== v12 ==
==> flow/design.v (excerpt) <==
module sig_altmult_add
(
	input signed [15:0] dataa, datab, datac, datad,
	input 		clock, aclr,
	output reg 	[32:0] result
);
	reg signed	[15:0] dataa_reg, datab_reg, datac_reg, datad_reg;
	reg signed	[31:0] mult0_result, mult1_result;
	always @ (posedge clock or posedge aclr) begin
    	if (aclr) begin
			dataa_reg <= {16{1'b0}};
			datab_reg <= {16{1'b0}};
			datac_reg <= {16{1'b0}};
			datad_reg <= {16{1'b0}};
			mult0_result <= {32{1'b0}};
			mult1_result <= {32{1'b0}};
			result <= {33{1'b0}};
		end
		else begin
			dataa_reg <= dataa;
			datab_reg <= datab;
			datac_reg <= datac;
			datad_reg <= datad;
			mult0_result <= dataa_reg * datab_reg;
			mult1_result <= datac_reg * datad_reg;
			result <= mult0_result + mult1_result;
		end
	end
endmodule
export LEC_CHECK = 0
export ABC_AREA = 1
export CAP_MARGIN = 10
export CELL_PAD_IN_SITES_DETAIL_PLACEMENT = 0
export CORE_MARGIN = 2
export CORE_UTILIZATION = 19
export CTS_CLUSTER_DIAMETER = 266
export CTS_CLUSTER_SIZE = 98
export GPL_ROUTABILITY_DRIVEN = 0
export MAX_ROUTING_LAYER = met5
export MIN_ROUTING_LAYER = met1
export PLACE_DENSITY_LB_ADDON = 0.3
export SETUP_SLACK_MARGIN = -0.52
export SLEW_MARGIN = 20
export TNS_END_PERCENT = 10
create_clock -name core_clock -period 5.24 [get_ports {clock}]
run.sh (not shown) runs the stock make flow with config.mk's settings and CLKGATE_MAP_FILE=.
Complete run, failing final checks: v12, reason negative setup slack.
Input-level comparison between v50 and v12:
- setting CORE_ASPECT_RATIO to 0.5 for the first time
- changing CTS_CLUSTER_SIZE from 98 to 100
- setting PLACE_DENSITY to 0.44 for the first time
- removing PLACE_DENSITY_LB_ADDON (formerly 0.3)
- changing CORE_UTILIZATION from 19 to 63
## What came out
In v50 the implementation ran to completion but is not tape-out ready, as the final checks report negative setup slack. Compared with v12, v50 shows count of non-filler cells in the finished layout that has gone down by more than 10%. Number of fill cells down 12,700 in v50 wrt v12. Looking at launch point of the worst path, the datab_reg[4] result is from v50; the dataa_reg[12] one comes from v12. Diff v12 -> v50: routed wire length decreased 9.6%; core occupancy in the finished layout increased 50 points; largest stage delay on the critical path increased 0.03 ns; routing usage on met1 increased 30 points.
Input changes introduced in v44 (baseline for comparison: v50):
- CORE_ASPECT_RATIO removed (was 0.5)
- GPL_TIMING_DRIVEN newly set to 0
- CELL_PAD_IN_SITES_GLOBAL_PLACEMENT newly set to 3
- GPL_ROUTABILITY_DRIVEN changed from 0 to 1
- CTS_CLUSTER_DIAMETER changed from 266 to 46
- CTS_CLUSTER_SIZE removed (was 100)
- SETUP_SLACK_MARGIN changed from -0.52 to 0.72
- MIN_ROUTING_LAYER changed from met1 to met2
- CELL_PAD_IN_SITES_DETAIL_PLACEMENT changed from 0 to 2
- MAX_ROUTING_LAYER changed from met5 to met4
- ABC_AREA removed (was 1)
- CORE_UTILIZATION changed from 63 to 47
- HOLD_SLACK_MARGIN newly set to 0.15
- PLACE_DENSITY removed (was 0.44)
- TNS_END_PERCENT removed (was 10)
- CORE_MARGIN changed from 2 to 5
## What came out
v44 did not finish; the tool stopped in clock tree synthesis (4_1_cts) with error DPL-0033. Going from v50 to v44, area of the mapped netlist shrinks by 9.3%. Looking at share of synthesized area spent on multiplexers, v44 sits 0.20 points above v50. v44 against v50: number of synthesized flops with an enable pin has remained practically unchanged, area of the die increased by 27% relative to the old numbers. Number of library cell types mapped by synthesis went up by more than 100% going from v50 to v44. Instance count after placement with tap cells included, v44 and v50, lower one = v44.
Relative to v44, the following input files were edited for v26:
- removing GPL_TIMING_DRIVEN (formerly 0)
- setting CTS_CLUSTER_SIZE to 100 for the first time
- changing CORE_MARGIN from 5 to 2
- setting TNS_END_PERCENT to 10 for the first time
- changing CTS_CLUSTER_DIAMETER from 46 to 266
- changing MAX_ROUTING_LAYER from met4 to met5
- changing SETUP_SLACK_MARGIN from 0.72 to -0.52
- changing CELL_PAD_IN_SITES_DETAIL_PLACEMENT from 2 to 0
- setting PLACE_DENSITY_LB_ADDON to 0.3 for the first time
- changing CORE_UTILIZATION from 47 to 67
- removing CELL_PAD_IN_SITES_GLOBAL_PLACEMENT (formerly 3)
- changing MIN_ROUTING_LAYER from met2 to met1
- changing HOLD_SLACK_MARGIN from 0.15 to 0.28
- setting ABC_AREA to 1 for the first time
- changing GPL_ROUTABILITY_DRIVEN from 1 to 0
### Flow results
What the final checks of v26 revealed, after a flow that finished every stage, was a layout that fails on negative setup slack. Per the comparison of v26 with v44, worst setup slack before clock tree synthesis rose 1.61 ns, multiplexer area fraction after synthesis went down 0.20 points, summed instance area of the synthesized netlist saw an increase. Measured against v26, the synthesized cell count of v44 comes out at 0.72 times the reference value. Compared v26 vs v44, and die area is down in v26.

========
== run A ==
The RTL this note starts from:
==> flow/design.v <==
module sig_altmult_add
(
	input signed [15:0] dataa, datab, datac, datad,
	input 		clock, aclr,
	output reg 	[32:0] result
);
	reg signed	[15:0] dataa_reg, datab_reg, datac_reg, datad_reg;
	reg signed	[31:0] mult0_result, mult1_result;
	always @ (posedge clock or posedge aclr) begin
    	if (aclr) begin
			dataa_reg <= {16{1'b0}};
			datab_reg <= {16{1'b0}};
			datac_reg <= {16{1'b0}};
			datad_reg <= {16{1'b0}};
			mult0_result <= {32{1'b0}};
			mult1_result <= {32{1'b0}};
			result <= {33{1'b0}};
		end
		else begin
			dataa_reg <= dataa;
			datab_reg <= datab;
			datac_reg <= datac;
			datad_reg <= datad;
			mult0_result <= dataa_reg * datab_reg;
			mult1_result <= datac_reg * datad_reg;
			result <= mult0_result + mult1_result;
		end
	end
endmodule
export LEC_CHECK = 0
export ABC_AREA = 1
export CAP_MARGIN = 20
export CORE_MARGIN = 2
export CORE_UTILIZATION = 72
export CTS_CLUSTER_DIAMETER = 198
export CTS_CLUSTER_SIZE = 47
export PLACE_DENSITY_LB_ADDON = 0.01
export SETUP_SLACK_MARGIN = 0.51
export SLEW_MARGIN = 20
create_clock -name core_clock -period 4.75 [get_ports {clock}]
Run A terminated abnormally: global routing reported GRT-0116.
The following lists how run B was set up differently from run A:
Settings: PLACE_DENSITY_LB_ADDON removed (was 0.01); ABC_AREA removed (was 1); SETUP_SLACK_MARGIN removed (was 0.51); CTS_CLUSTER_DIAMETER removed (was 198); CTS_CLUSTER_SIZE removed (was 47); CORE_UTILIZATION changed from 72 to 20; the clock period (ns, I/O delays scaled along) changed from 4.75 to 10.2.
==> comparison <==
Taking run A as the reference point, the floorplan-stage core utilization of run B falls by 53 points.
In summary, run B completed successfully, with a layout that passed the timing, DRC and antenna checks.
Of run A and run B, the run reporting the lower synthesized area was run B.
Taking run A as the reference, in run B count of cells resized by post-cts repair went down, yosys stat chip area decreased 9.3%.
Against run A, run B comes in about 28% lower on synthesized cell count.
Edits applied to the flow inputs when going from run B to run C:
Settings: CORE_UTILIZATION changed from 20 to 72; PLACE_DENSITY_LB_ADDON newly set to 0.01; the clock period (ns, I/O delays scaled along) changed from 10.2 to 5.92.
Results
- Relative to run B, number of detailed-route iterations in the first pass increased by 4 in run C.
- First-pass GRT wire length delta for run C relative to run B: about 1.2% lower
- Compared with run B, run C shows overall chip area that has gone down by more than half.
- Across both runs, non-clock buffer count was higher for run C than for run B.
- The flow for run C finished, though final verification flagged negative setup slack.
- Run B closes out successfully: all stages finished, all timing, DRC and antenna checks passed.
- Going from run B to run C, total number of vias saw an increase; critical path depth grew by 1.
- Worst-case clock skew delta for run C relative to run B: 0.013 ns lower
- Re arrival time reported for the critical path endpoint: run C and run B aren't equal, and the higher value belongs to run B.
- Compared to run B, run C has area overhead of the layout relative to synthesis 4.6 points higher.
For run D, these inputs were changed with respect to run C:
Settings: PLACE_DENSITY_LB_ADDON removed (was 0.01); CORE_UTILIZATION changed from 72 to 40; the clock period (ns, I/O delays scaled along) changed from 5.92 to 7.0.
==> comparison <==
- Run D: PASS, flow complete, no timing, DRC or antenna violations
- Sequential share of layout area: higher on run D
- Run D vs. run C: final hold slack increased by 0.0052 ns relative to the old numbers, logic depth of the worst setup path including buffers increased by about 5% relative to the old numbers, overall track demand over capacity in global routing now smaller, via count now sits lower, wire length went down about 8%.
- Relative to run C, maximum number of pins on one net before global-route repair decreased by 15% in run D.
- Global-route wire length before repair, run D vs run C: down slightly
